== pepper ==
// top
module top(input clk, rst_raw, up, left, right, down, 
           input [15:0]switches, output dp,a,b,c,d,e,f,g, output [3:0]anode,
           output load_done, output reg fsm_done);
    wire [7:0] A, B;     
    wire [3:0] init_ram_addr, fsm_ram_addr, ram_addr;    
    wire [1:0] rf_w_addr;
    wire rf_w_en;
    wire ram_w_en, init_ram_w_en, fsm_ram_w_en;    
    wire [1:0] reg_r_addr1, reg_r_addr2, reg_r_addr3, reg_r_addr4;
    wire [7:0] init_w_ram_data, fsm_w_ram_data, 
               w_ram_data, r_ram_data;   
    wire acc_en, acc_clear;
    wire done;
    wire [3:0] pp0, pp1;  
    wire [1:0] A1, A2, B1, B2;   
    wire [4:0] acc;  
    wire [4:0] C11, C12, C21, C22;   
    wire up_clean, left_clean, rst, right_clean, down_clean;    
    reg load_en;
    reg load_button;     
    reg start_button;    
    reg C11_button, C12_button, C21_button, C22_button;  
    reg display;     
    debouncer udb(.clk(clk), .raw(up), .clean(up_clean)); 
    debouncer ldb(.clk(clk), .raw(left), .clean(left_clean)); 
    debouncer cdb(.clk(clk), .raw(rst_raw), .clean(rst));  
    debouncer rdb(.clk(clk), .raw(right), .clean(right_clean)); 
    debouncer ddb(.clk(clk), .raw(down), .clean(down_clean)); 
    load_RAM init(.clk(clk), 
                  .rst(rst), 
                  .en(load_en), 
                  .button(load_button), 
                  .matrices(switches), 
                  .write_en(init_ram_w_en), 
  ...
Size: about 1400 cells after synthesis, ~230 flip-flops, roughly 36 I/O pins, about 11000 µm² of cells after synthesis.
clock: 2.39 ns
lec_check: 0
abc_area: 1
cap_margin: 20
core_margin: 2
core_utilization: 72
cts_cluster_diameter: 224
cts_cluster_size: 14
gpl_routability_driven: 1
max_routing_layer: met4
min_routing_layer: met1
place_density_lb_addon: 0.16
setup_slack_margin: 0.62
slew_margin: 40
run.sh (not shown) runs the stock make flow with config.mk's settings and CLKGATE_MAP_FILE=.
Run status, pepper: aborted in global routing, error GRT-0232
--- input diff pepper..onyx ---
# pepper
export LEC_CHECK = 0
export ABC_AREA = 1
export CAP_MARGIN = 20
export CORE_MARGIN = 2
export CORE_UTILIZATION = 72
export CTS_CLUSTER_DIAMETER = 224
export CTS_CLUSTER_SIZE = 14
export GPL_ROUTABILITY_DRIVEN = 1
export MAX_ROUTING_LAYER = met4
export MIN_ROUTING_LAYER = met1
export PLACE_DENSITY_LB_ADDON = 0.16
export SETUP_SLACK_MARGIN = 0.62
export SLEW_MARGIN = 40
create_clock -name core_clock -period 2.39 [get_ports {clk}]
# onyx
export LEC_CHECK = 0
export CAP_MARGIN = 20
export CORE_MARGIN = 2
export CORE_UTILIZATION = 72
export CTS_CLUSTER_DIAMETER = 47
export GPL_ROUTABILITY_DRIVEN = 1
export MIN_ROUTING_LAYER = met1
export PLACE_DENSITY = 0.66
export SETUP_SLACK_MARGIN = 1.44
export SLEW_MARGIN = 30
create_clock -name core_clock -period 6.21 [get_ports {clk}]
### Flow results
onyx: all stages complete, timing, DRC and antenna checks passed. [compare] base=pepper new=onyx: cell count after placement saw a decrease; mean area per synthesized cell saw an increase; synthesized instance count saw a decrease; die outline height saw an increase; post-synthesis chip area from yosys saw an increase.
Here is what was changed in the inputs of yarrow compared with onyx.
# onyx
export LEC_CHECK = 0
export CAP_MARGIN = 20
export CORE_MARGIN = 2
export CORE_UTILIZATION = 72
export CTS_CLUSTER_DIAMETER = 47
export GPL_ROUTABILITY_DRIVEN = 1
export MIN_ROUTING_LAYER = met1
export PLACE_DENSITY = 0.66
export SETUP_SLACK_MARGIN = 1.44
export SLEW_MARGIN = 30
create_clock -name core_clock -period 6.21 [get_ports {clk}]
# yarrow
export LEC_CHECK = 0
export CAP_MARGIN = 20
export CORE_MARGIN = 2
export CORE_UTILIZATION = 64
export SLEW_MARGIN = 20
create_clock -name core_clock -period 4.45 [get_ports {clk}]
Results
Relative to onyx, the overall global routing resource usage of yarrow is lower by 4.5 points. Diff onyx -> yarrow: power shows an increase of 35%, number of global-route vias before repair shows a reduction of 238, switching power shows an increase of 32%, total number of vias shows a reduction of 477, clock power shows an increase of about 25%. Compared with onyx, yarrow has less setup slack. yarrow: number of ordinary and repair buffers in the finished layout 8.6% above onyx. Of yarrow and onyx, the run reporting the lower routed wirelength normalized by instance count was yarrow. There was hardly any difference in synthesized cell count between yarrow and onyx. yarrow gives less register-to-register slack than onyx did.
What lagoon does differently from yarrow at the input level:
# yarrow
export LEC_CHECK = 0
export CAP_MARGIN = 20
export CORE_MARGIN = 2
export CORE_UTILIZATION = 64
export SLEW_MARGIN = 20
create_clock -name core_clock -period 4.45 [get_ports {clk}]
# lagoon
export LEC_CHECK = 0
export CAP_MARGIN = 20
export CORE_MARGIN = 2
export CORE_UTILIZATION = 36
export SLEW_MARGIN = 20
create_clock -name core_clock -period 4.25 [get_ports {clk}]
### Flow results
- Compared with yarrow, in lagoon total length of routed met3 wires down 0.49%; post-CTS clock slew at the launch and capture registers of the worst setup and hold paths did not really move.
- Half-perimeter wire length after detailed placement, lagoon and yarrow: lower on yarrow
## Diff of input files: indigo against lagoon
# lagoon
export LEC_CHECK = 0
export CAP_MARGIN = 20
export CORE_MARGIN = 2
export CORE_UTILIZATION = 36
export SLEW_MARGIN = 20
create_clock -name core_clock -period 4.25 [get_ports {clk}]
# indigo
export LEC_CHECK = 0
export CAP_MARGIN = 20
export CORE_MARGIN = 2
export CORE_UTILIZATION = 72
export CTS_CLUSTER_SIZE = 21
export SLEW_MARGIN = 20
create_clock -name core_clock -period 2.43 [get_ports {clk}]
Notes after the runs:
Against lagoon, indigo reports a via count that is higher. indigo: all stages done; final checks FAILED (negative setup slack). Compared to lagoon, the router laid down more metal wire for indigo. Comparing lagoon and indigo, the higher final area is on indigo. lagoon → indigo: number of max-slew violations in the final report ~0 delta; setup slack after layout -1.13 ns. The lower final core utilization came out of lagoon.
Power figures rest on the tool's default switching activity, not on a simulated workload.
